==> inputs of quartz <==
==> flow/design.v <==
module SatTruncFP
  #(
    parameter	NB_XI  	= 20,
    parameter	NBF_XI	= 12,
    parameter	NB_XO	= 8,
    parameter	NBF_XO	= 6
    )
   (
    input [(NB_XI)-1:0]  i_data,
    output [(NB_XO)-1:0] o_data
    );
   localparam	NBI_XI	=	NB_XI	-	NBF_XI;
   localparam	NBI_XO	=	NB_XO	-	NBF_XO;
   wire [NB_XO-1:0] 	 aux_Sat;
   wire [NBF_XO-1:0] 	 aux_trunc;
   wire 		 condicion;
   wire [NB_XO-1:0] 	 resultado1;
   wire [NB_XO-1:0] 	 resultado2;
	generate
	   if (NBF_XI >= NBF_XO)
	     begin
		assign	aux_trunc = i_data[(NBF_XI-1):(NBF_XI - NBF_XO)];
	     end
	   else
	     begin
		assign	aux_trunc = {i_data[NBF_XI-1:0],{(NBF_XO - NBF_XI){1'b0}}};
	     end
	   if (NBI_XI > NBI_XO)
	     begin
		assign	condicion		=	(i_data[(NB_XI-2)-:(NBI_XI-NBI_XO)] == {(NBI_XI-NBI_XO){i_data[NB_XI-1]}});
		assign	resultado1		=	{i_data[(NB_XI-1)],{(NB_XO-1){~i_data[(NB_XI-1)]}}};
		assign	resultado2		=	{i_data[(NB_XI-1)],i_data[NBF_XI +:NBI_XO-1],aux_trunc};
		assign	aux_Sat			=	condicion	?	resultado2	:	resultado1;
	     end
	   else
	     begin
		if (NBI_XO == NBI_XI)
                  assign  aux_Sat = {i_data[(NB_XI-1)-:NBI_XI],aux_trunc};
		else
		  assign  aux_Sat	= {{(NBI_XO - NBI_XI){i_data[NB_XI-1]}},i_data[(NB_XI-1)-:NBI_XI],aux_trunc};
	     end
	endgenerate
   assign	o_data=aux_Sat;
endmodule
module filtro_fir
  #(
    parameter WW_INPUT  = 8,
    parameter WW_OUTPUT = 8
    ) 
   (
    input 			  clk,
    input 			  i_en,
    input 			  i_srst,
    input signed [ WW_INPUT-1:0]  i_data,
    output signed [WW_OUTPUT-1:0] o_data
    );
  localparam WW_COEFF = 8;
   reg  signed [WW_INPUT           -1:0] register [14:1];
   wire signed [         WW_COEFF  -1:0] coeff    [14:0];
   wire signed [WW_INPUT+WW_COEFF  -1:0] prod     [14:0];
   wire signed [WW_INPUT+WW_COEFF+1-1:0] sum      [8:1]; 
   wire signed [WW_INPUT+WW_COEFF+2-1:0] sum1     [4:1]; 
   wire signed [WW_INPUT+WW_COEFF+3-1:0] sum2     [2:1]; 
   wire signed [WW_INPUT+WW_COEFF+4-1:0] sum3; 
   reg signed [WW_INPUT+WW_COEFF   -1:0] prod_d   [14:0];
   reg signed [WW_INPUT+WW_COEFF+4 -1:0] sum3_d;
   reg signed [WW_INPUT+WW_COEFF+1 -1:0] sum_d    [8:1];
    assign coeff[ 0] = 8'hFF;
    assign coeff[ 1] = 8'hFF;
    assign coeff[ 2] = 8'hFF;
    assign coeff[ 3] = 8'h00;
    assign coeff[ 4] = 8'h03;
    assign coeff[ 5] = 8'h08;
    assign coeff[ 6] = 8'h0D;
    assign coeff[ 7] = 8'h10;
    assign coeff[ 8] = 8'h0D;
    assign coeff[ 9] = 8'h08;
    assign coeff[10] = 8'h03;
    assign coeff[11] = 8'h00;
    assign coeff[12] = 8'hFF;
    assign coeff[13] = 8'hFF;
    assign coeff[14] = 8'hFF;
  always @(posedge clk) begin
    if (i_srst == 1'b1) begin
      register[ 1] <= {WW_INPUT{1'b0}};
      register[ 2] <= {WW_INPUT{1'b0}};
      register[ 3] <= {WW_INPUT{1'b0}};
      register[ 4] <= {WW_INPUT{1'b0}};
      register[ 5] <= {WW_INPUT{1'b0}};
      register[ 6] <= {WW_INPUT{1'b0}};
      register[ 7] <= {WW_INPUT{1'b0}};
      register[ 8] <= {WW_INPUT{1'b0}};
      register[ 9] <= {WW_INPUT{1'b0}};
      register[10] <= {WW_INPUT{1'b0}};
      register[11] <= {WW_INPUT{1'b0}};
      register[12] <= {WW_INPUT{1'b0}};
      register[13] <= {WW_INPUT{1'b0}};
      register[14] <= {WW_INPUT{1'b0}};
    end else begin
      if (i_en == 1'b1) begin
        register[ 1] <= i_data;
        register[ 2] <= register[ 1];
        register[ 3] <= register[ 2];
        register[ 4] <= register[ 3];
        register[ 5] <= register[ 4];
        register[ 6] <= register[ 5];
        register[ 7] <= register[ 6];
        register[ 8] <= register[ 7];
        register[ 9] <= register[ 8];
        register[10] <= register[ 9];
        register[11] <= register[10];
        register[12] <= register[11];
        register[13] <= register[12];
	    register[14] <= register[13];
      end
    end
  end
  assign prod[ 0] = coeff[ 0] * i_data;
  assign prod[ 1] = coeff[ 1] * register[ 1];
  assign prod[ 2] = coeff[ 2] * register[ 2];
  assign prod[ 3] = coeff[ 3] * register[ 3];
  assign prod[ 4] = coeff[ 4] * register[ 4];
  assign prod[ 5] = coeff[ 5] * register[ 5];
  assign prod[ 6] = coeff[ 6] * register[ 6];
  assign prod[ 7] = coeff[ 7] * register[ 7];
  assign prod[ 8] = coeff[ 8] * register[ 8];
  assign prod[ 9] = coeff[ 9] * register[ 9];
  assign prod[10] = coeff[10] * register[10];
  assign prod[11] = coeff[11] * register[11];
  assign prod[12] = coeff[12] * register[12];
  assign prod[13] = coeff[13] * register[13];
  assign prod[14] = coeff[14] * register[14];
  always@(posedge clk) begin
    prod_d[ 0] <= prod[ 0];
    prod_d[ 1] <= prod[ 1];
    prod_d[ 2] <= prod[ 2];
    prod_d[ 3] <= prod[ 3];
    prod_d[ 4] <= prod[ 4];
    prod_d[ 5] <= prod[ 5];
    prod_d[ 6] <= prod[ 6];
    prod_d[ 7] <= prod[ 7];
    prod_d[ 8] <= prod[ 8];
    prod_d[ 9] <= prod[ 9];
    prod_d[10] <= prod[10];
    prod_d[11] <= prod[11];
    prod_d[12] <= prod[12];
    prod_d[13] <= prod[13];
    prod_d[14] <= prod[14];
  end
  assign sum[ 1] = prod_d[ 0] + prod_d[ 1]; 
  assign sum[ 2] = prod_d[ 2] + prod_d[ 3];
  assign sum[ 3] = prod_d[ 4] + prod_d[ 5];
  assign sum[ 4] = prod_d[ 6] + prod_d[ 7];
  assign sum[ 5] = prod_d[08] + prod_d[ 9];
  assign sum[ 6] = prod_d[10] + prod_d[11];
  assign sum[ 7] = prod_d[12] + prod_d[13];
  assign sum[ 8] = {prod_d[14][WW_INPUT+WW_COEFF-1],prod_d[14]};
  always@(posedge clk) begin
    sum_d[1] <= sum[1];
    sum_d[2] <= sum[2];
    sum_d[3] <= sum[3];
    sum_d[4] <= sum[4];
    sum_d[5] <= sum[5];
    sum_d[6] <= sum[6];
    sum_d[7] <= sum[7];
    sum_d[8] <= sum[8];
  end
  assign sum1[ 1] = sum_d[ 1] + sum_d[ 2]; 
  assign sum1[ 2] = sum_d[ 3] + sum_d[ 4];
  assign sum1[ 3] = sum_d[ 5] + sum_d[ 6];
  assign sum1[ 4] = sum_d[ 7] + sum_d[ 8];
  assign sum2[ 1] = sum1[ 1] + sum1[ 2]; 
  assign sum2[ 2] = sum1[ 3] + sum1[ 4];
  assign sum3 = sum2[ 1] + sum2[ 2]; 
  always@(posedge clk)
    sum3_d <= sum3;
  SatTruncFP
	inst_SatTruncFP_dataB
	(
	  .i_data(	sum3_d	),
	  .o_data(	o_data	)
	);
endmodule
==> flow/run.sh <==
#!/bin/bash
# the make line also repeats each setting of config.mk as NAME=value (left out here)
make -C /OpenROAD-flow-scripts/flow DESIGN_CONFIG=/design/flow/config.mk WORK_HOME=/design/flow/orfs CLKGATE_MAP_FILE= finish
==> flow/config.mk <==
export PLATFORM = sky130hd
export DESIGN_NAME = filtro_fir
export DESIGN_NICKNAME = filtro_fir
export VERILOG_FILES = /design/flow/design.v
export SDC_FILE = /design/flow/constraint.sdc
export NUM_CORES = 4
export LEC_CHECK = 0
export ABC_AREA = 1
export CAP_MARGIN = 30
export CELL_PAD_IN_SITES_GLOBAL_PLACEMENT = 0
export CORE_ASPECT_RATIO = 0.68
export CORE_MARGIN = 3
export CORE_UTILIZATION = 18
export CTS_CLUSTER_SIZE = 63
export GPL_ROUTABILITY_DRIVEN = 0
export GPL_TIMING_DRIVEN = 1
export HOLD_SLACK_MARGIN = 0.21
export MAX_ROUTING_LAYER = met4
export MIN_ROUTING_LAYER = met1
export SETUP_SLACK_MARGIN = 0.31
export SLEW_MARGIN = 5
export TNS_END_PERCENT = 50
==> flow/constraint.sdc <==
create_clock -name core_clock -period 4.36 [get_ports {clk}]
set_input_delay 0.8720 -clock core_clock [delete_from_list [all_inputs] [get_ports {clk}]]
set_output_delay 0.8720 -clock core_clock [all_outputs]
set_load 0.01 [all_outputs]
==> maple: changes against quartz <==
Settings changed: ABC_AREA 1 to unset, CAP_MARGIN 30 to 20, CELL_PAD_IN_SITES_GLOBAL_PLACEMENT 0 to unset, CORE_ASPECT_RATIO 0.68 to unset, CORE_MARGIN 3 to 2, CORE_UTILIZATION 18 to 52, CTS_CLUSTER_SIZE 63 to unset, GPL_ROUTABILITY_DRIVEN 0 to unset, GPL_TIMING_DRIVEN 1 to unset, HOLD_SLACK_MARGIN 0.21 to unset, MAX_ROUTING_LAYER met4 to unset, MIN_ROUTING_LAYER met1 to unset, SETUP_SLACK_MARGIN 0.31 to unset, SLEW_MARGIN 5 to 20, TNS_END_PERCENT 50 to unset.
==> flow/constraint.sdc (replaced) <==
create_clock -name core_clock -period 4.81 [get_ports {clk}]
set_input_delay 0.9620 -clock core_clock [delete_from_list [all_inputs] [get_ports {clk}]]
set_output_delay 0.9620 -clock core_clock [all_outputs]
set_load 0.01 [all_outputs]
==> results <==
In quartz the sequential share of layout area is lower than in maple, by 2.9 points.
In quartz the non-clock buffer count is higher than in maple, by 5.
Against maple, the setup slack of quartz is higher by 0.32 ns.
Of maple and quartz, quartz has the higher synthesized area (gap about 3%, measured against quartz).
Between maple and quartz, the lower first-iteration DRC count is in maple (gap 63%, measured against quartz).
Routed wire length: maple is lower than quartz (about 20%).
In maple the fmax is lower than in quartz, by about 17%.
Of quartz and maple, quartz has the higher cell area (gap about 8%, measured against maple).
Of maple and quartz, maple has the higher global-route usage (gap 11 points).
